run 1:
==> flow/design.v <==
module complex_adder_subtractor #(
    parameter WIDTH=32
) (
    input [WIDTH-1:0] a,
    input [WIDTH-1:0] b,
    input addNotSub,
    output reg [WIDTH-1:0] result
);
    always @(*) begin
        if (addNotSub) begin
            result[WIDTH-1:WIDTH/2] = a[WIDTH-1:WIDTH/2] + b[WIDTH-1:WIDTH/2];
            result[WIDTH/2-1:0] = a[WIDTH/2-1:0] + b[WIDTH/2-1:0];
        end else begin
            result[WIDTH-1:WIDTH/2] = a[WIDTH-1:WIDTH/2] - b[WIDTH-1:WIDTH/2];
            result[WIDTH/2-1:0] = a[WIDTH/2-1:0] - b[WIDTH/2-1:0];
        end
    end
endmodule
module complex_multiplier #(
    parameter WIDTH=32
) (
    input [WIDTH-1:0] a,
    input [WIDTH-1:0] b,
    output [2*WIDTH-1:0] result
);
    wire signed [WIDTH-1:0] a_real = { {(WIDTH/2+1){a[WIDTH/2-1]}}, a[WIDTH/2-1:0] };
    wire signed [WIDTH-1:0] b_real = { {(WIDTH/2+1){b[WIDTH/2-1]}}, b[WIDTH/2-1:0] };
    wire signed [WIDTH-1:0] a_img = { {(WIDTH/2+1){a[WIDTH-1]}}, a[WIDTH-1:WIDTH/2] };
    wire signed [WIDTH-1:0] b_img = { {(WIDTH/2+1){b[WIDTH-1]}}, b[WIDTH-1:WIDTH/2] };
    wire signed [WIDTH-1:0] result_real = a_real * b_real - a_img * b_img;
    wire signed [WIDTH-1:0] result_img = a_real * b_img + a_img * b_real;
    assign result[WIDTH-1:0] = result_real;
    assign result[2*WIDTH-1:WIDTH] = result_img;
endmodule
module complex_mean_square (
    input wire i_clk,
    input wire i_arst,
    input wire i_en,
    input wire [2:0] i_log2_samples,
    input wire        i_valid,
    input wire [31:0] i_y,
    input wire [31:0] i_y_hat,
    output reg        o_valid,
    output reg [63:0] o_data
);
    wire [31:0] y_diff_w;
    wire [63:0] sq_diff_complex_w;
    wire        sq_diff_valid_w;
    wire [63:0] sum_res_w;
    wire [8:0]  num_samples_w = 1 << i_log2_samples;
    reg [8:0]  sample_rx_cnt_r;
    reg [8:0]  sample_proc_cnt_r;
    reg [1:0]  state_r, next_state_r;
    localparam S_IDLE      = 2'b00;
    localparam S_INIT      = 2'b01;
    localparam S_COMPUTING = 2'b10;
    localparam S_FINALIZE  = 2'b11;
    complex_adder_subtractor #(.WIDTH(32)) y_difference_module (
        .a(i_y),
        .b(i_y_hat),
        .addNotSub(1'b0),
        .result(y_diff_w)
    );
    complex_multiplier cpow_calculator (
        .a(y_diff_w),
        .b(y_diff_w),
        .result(sq_diff_complex_w)
    );
    assign sq_diff_valid_w = i_valid;
    complex_adder_subtractor #(.WIDTH(64)) square_sum (
        .a(o_data),  
        .b(sq_diff_complex_w),
        .addNotSub(1'b1),
        .result(sum_res_w)
    );
    always @(posedge i_clk or posedge i_arst) begin
        if (i_arst)
            state_r <= S_IDLE;
        else
            state_r <= next_state_r;
    end
    always @(*) begin
        next_state_r = state_r;
        case (state_r)
            S_IDLE:      if (i_en) next_state_r = S_INIT;
            S_INIT:      next_state_r = S_COMPUTING;
            S_COMPUTING: if (sample_rx_cnt_r == num_samples_w && sample_proc_cnt_r == num_samples_w)
                             next_state_r = S_FINALIZE;
            S_FINALIZE:  next_state_r = S_IDLE;
            default:     next_state_r = S_IDLE;
        endcase
    end
    always @(posedge i_clk or posedge i_arst) begin
        if (i_arst) begin
            o_valid           <= 1'b0;
            o_data            <= 64'b0;
            sample_rx_cnt_r   <= 9'b0;
            sample_proc_cnt_r <= 9'b0;
        end else begin
            o_valid <= 1'b0;  
            case (state_r)
                S_INIT: begin
                    o_data            <= 64'b0;
                    sample_rx_cnt_r   <= 9'b0;
                    sample_proc_cnt_r <= 9'b0;
                end
                S_COMPUTING: begin
                    sample_rx_cnt_r <= sample_rx_cnt_r;
                    sample_proc_cnt_r <= sample_proc_cnt_r;
                    if (i_valid && sample_rx_cnt_r < num_samples_w) begin
                        sample_rx_cnt_r <= sample_rx_cnt_r + 1;
                    end
                    if (sq_diff_valid_w && !(sample_proc_cnt_r == num_samples_w)) begin
                        sample_proc_cnt_r <= sample_proc_cnt_r + 1;
                        o_data <= sum_res_w;
                    end
                end
                S_FINALIZE: begin
					o_valid        <= 1'b1;  
					o_data[31:0]   <= $signed(o_data[31:0]) >>> i_log2_samples;
					o_data[63:32]  <= $signed(o_data[63:32]) >>> i_log2_samples;
                end
            endcase
        end
    end
endmodule
clock: 9.9 ns
lec_check: 0
cap_margin: 30
core_margin: 2
core_utilization: 72
cts_cluster_diameter: 377
cts_cluster_size: 49
hold_slack_margin: 0.28
setup_slack_margin: -0.77
slew_margin: 20
run.sh (not shown) runs the stock make flow with config.mk's settings and CLKGATE_MAP_FILE=.
Ran to the end and failed final checks on setup timing: run 1.
For run 2, these inputs were changed with respect to run 1:
- CTS_CLUSTER_DIAMETER: 377 -> unset
- CAP_MARGIN: 30 -> 20
- HOLD_SLACK_MARGIN: 0.28 -> unset
- SETUP_SLACK_MARGIN: -0.77 -> unset
- CTS_CLUSTER_SIZE: 49 -> 99
- the clock period (ns, I/O delays scaled along): 9.9 -> 7.39
[summary]
| run 1 | all stages done | FAIL | setup timing |. Run 2 failed in global routing (5_1_grt) with GRT-0232. The weighted congestion reported at the end of routability-driven placement of run 2 and that of run 1 are within noise of each other. The lower post-CTS setup buffer count came out of run 1. Going from run 1 to run 2, post-synthesis async set-or-reset flop share closely matched the old numbers; clock buffer count from CTS closely matched the old numbers; number of gates given a new drive strength after cts increased by 142 relative to the old numbers; net count of the mapped netlist closely matched the old numbers; area of the die closely matched the old numbers.
Modified inputs, run 3 compared to run 2
- putting MAX_ROUTING_LAYER at met4 where nothing was set
- clearing CTS_CLUSTER_SIZE, which used to be 99
- swapping 7.39 for 10.3 in the clock period (ns, I/O delays scaled along)
==> comparison <==
Per the comparison of run 3 with run 2, area after synthesis held; post-synthesis cell count from yosys comparable.
Going from run 2 to run 3, post-CTS setup buffer count fell by 22%, port buffer count level.
Run 3 ends up with a estimated wirelength of the detail-placed design that is about 1.9% lower than in run 2.
Against run 2, post-detailed-placement cell area in run 3 fell slightly.
Compared with run 2, in run 3 number of standard cells after synthesis comparable, placer congestion estimate held, hold buffer count at cts shows no meaningful change.
Re mean cell area of the mapped netlist: no difference whatsoever between run 3 and run 2.
Run 3 had finished all stages when the layout checks came back failing, citing setup timing.
Run status, run 2: aborted in global routing (5_1_grt), error GRT-0232
Run 2 and run 3 ended up with roughly the same summed standard-cell area reported by yosys.
#### Input delta (run 4 over run 3)
- MAX_ROUTING_LAYER removed (was met4)
- CORE_UTILIZATION changed from 72 to 40
- the clock period (ns, I/O delays scaled along) changed from 10.3 to 13.1
Notes after the runs:
Run 4: PASS, flow complete, no timing, DRC or antenna violations
Max final standard cell area without fillers across run 4 and run 3: run 3
Summary of run 4 over run 3: area growth from synthesis to layout lost 14 points; die extent in x rose 34%.
Run 4 vs run 3 — final standard cell utilization of the core dropped 46 points.
Instance area after placement ended up 7.8% lower on run 4 than on run 3.

---

Starts from the design.v that is shown in full above.
make LEC_CHECK=0 CAP_MARGIN=20 CORE_MARGIN=2 CORE_UTILIZATION=63 CTS_CLUSTER_DIAMETER=359 CTS_CLUSTER_SIZE=100 GPL_TIMING_DRIVEN=0 SLEW_MARGIN=20 TNS_END_PERCENT=25 finish   # period 13.5 ns
The starting point ran to the end with no violations.
Next try:
--- a/flow/config.mk
+++ b/flow/config.mk
@@ -8 +8,2 @@
-export CAP_MARGIN = 20
+export CAP_MARGIN = 0
+export CORE_ASPECT_RATIO = 0.5
@@ -11,3 +12 @@
-export CTS_CLUSTER_DIAMETER = 359
-export CTS_CLUSTER_SIZE = 100
-export GPL_TIMING_DRIVEN = 0
+export CTS_CLUSTER_SIZE = 15
Setup slack gains 0.31 ns.
Cell area came out lower by 1.1%.
Routed wire length came out lower by 7.2%.

---

## JK
Starts from the design.v that is shown in full above.
==> flow/config.mk <==
export PLATFORM = sky130hd
export DESIGN_NAME = complex_mean_square
export DESIGN_NICKNAME = complex_mean_square
export VERILOG_FILES = /design/flow/design.v
export SDC_FILE = /design/flow/constraint.sdc
export NUM_CORES = 4
export LEC_CHECK = 0
export ABC_AREA = 0
export CAP_MARGIN = 5
export CORE_MARGIN = 2
export CORE_UTILIZATION = 72
export CTS_CLUSTER_DIAMETER = 380
export CTS_CLUSTER_SIZE = 30
export PLACE_DENSITY = 0.65
export SETUP_SLACK_MARGIN = 2.37
export SLEW_MARGIN = 20
==> flow/constraint.sdc <==
create_clock -name core_clock -period 10.4 [get_ports {i_clk}]
set_input_delay 2.0800 -clock core_clock [delete_from_list [all_inputs] [get_ports {i_clk}]]
set_output_delay 2.0800 -clock core_clock [all_outputs]
set_load 0.01 [all_outputs]
Tool error ODB-0269 stopped JK during 5_1_grt; no final results.
What MS does differently from JK at the input level:
--- a/flow/config.mk
+++ b/flow/config.mk
@@ -8,2 +8 @@
-export ABC_AREA = 0
-export CAP_MARGIN = 5
+export CAP_MARGIN = 20
@@ -11,5 +10 @@
-export CORE_UTILIZATION = 72
-export CTS_CLUSTER_DIAMETER = 380
-export CTS_CLUSTER_SIZE = 30
-export PLACE_DENSITY = 0.65
-export SETUP_SLACK_MARGIN = 2.37
+export CORE_UTILIZATION = 40
==> flow/constraint.sdc <==
create_clock -name core_clock -period 13.5 [get_ports {i_clk}]
set_input_delay 2.7000 -clock core_clock [delete_from_list [all_inputs] [get_ports {i_clk}]]
set_output_delay 2.7000 -clock core_clock [all_outputs]
set_load 0.01 [all_outputs]
### Flow results
Looking at the reports, MS completed the entire flow and the layout it produced met the timing, design-rule and antenna checks. As far as clock tree buffer depth goes, JK and MS are indistinguishable; the numbers are identical. MS against JK; area after detailed placement is down by a little under 10%. Reported for JK and MS, number of top-level pins turned out identical to the last digit. Compared with JK, final HPWL from detailed placement in MS decreased by a few percent. Diff JK -> MS: post-placement cell count went up by 0.49%, site row count went up by 35%, overall chip area went up by 78%. Die boundary height (MS vs. JK) increases by more than a quarter.
Input-level comparison between AL and MS:
--- a/flow/config.mk
+++ b/flow/config.mk
@@ -8 +8,4 @@
-export CAP_MARGIN = 20
+export CAP_MARGIN = 0
+export CELL_PAD_IN_SITES_DETAIL_PLACEMENT = 2
+export CELL_PAD_IN_SITES_GLOBAL_PLACEMENT = 1
+export CORE_ASPECT_RATIO = 1.49
@@ -10,0 +14,5 @@
+export CTS_CLUSTER_DIAMETER = 77
+export GPL_ROUTABILITY_DRIVEN = 0
+export GPL_TIMING_DRIVEN = 0
+export MAX_ROUTING_LAYER = met4
+export SETUP_SLACK_MARGIN = 1.39
@@ -11,0 +20 @@
+export TNS_END_PERCENT = 95
==> comparison <==
Looking at the reports, MS completed the entire flow and the layout it produced met the timing, design-rule and antenna checks. In summary, AL completed successfully, with a layout that passed the timing, design-rule and antenna checks. The worst-case reg-to-reg path depth reported for AL is greater than that of MS by 5.0%. Non-clock buffer contribution to total cell area (lower): MS.
> inputs changed (AL -> TR)
--- a/flow/config.mk
+++ b/flow/config.mk
@@ -7,0 +8 @@
+export ABC_AREA = 1
@@ -9 +10 @@
-export CELL_PAD_IN_SITES_DETAIL_PLACEMENT = 2
+export CELL_PAD_IN_SITES_DETAIL_PLACEMENT = 1
@@ -20 +21 @@
-export TNS_END_PERCENT = 95
+export TNS_END_PERCENT = 25
## What came out
Looking at logic area across TR and AL, the one that comes out lower is TR.
The global-route usage number comes out higher for AL vs TR.
From AL to TR the numbers moved as follows: post-route cell area went down; hold slack went down.
Met2 capacity usage during global routing: TR vs AL down 0.82 points
Diff AL -> TR: via count went up 1718; number of nets at the end of the flow went up 599.
| maximum frequency | TR vs AL | about 6% higher |
diff inputs: TR => PW
--- a/flow/config.mk
+++ b/flow/config.mk
@@ -8,2 +8 @@
-export ABC_AREA = 1
-export CAP_MARGIN = 0
+export CAP_MARGIN = 20
@@ -11,2 +9,0 @@
-export CELL_PAD_IN_SITES_GLOBAL_PLACEMENT = 1
-export CORE_ASPECT_RATIO = 1.49
@@ -15,2 +11,0 @@
-export CTS_CLUSTER_DIAMETER = 77
-export GPL_ROUTABILITY_DRIVEN = 0
@@ -18,2 +13 @@
-export MAX_ROUTING_LAYER = met4
-export SETUP_SLACK_MARGIN = 1.39
+export HOLD_SLACK_MARGIN = -0.05
@@ -21 +14,0 @@
-export TNS_END_PERCENT = 25
### Flow results
Sequential share of layout area: PW vs TR up 0.16 points
PW vs. TR: horizontal die dimension increased about 20%, routed wire length lost about 14%, worst-case hold slack +0.063 ns.
From TR to PW, number of I/O pins did not move at all.
PW against TR: number of antenna violations at the first check in global routing went down; final cell count went down; critical path depth went down; final instance area went down.
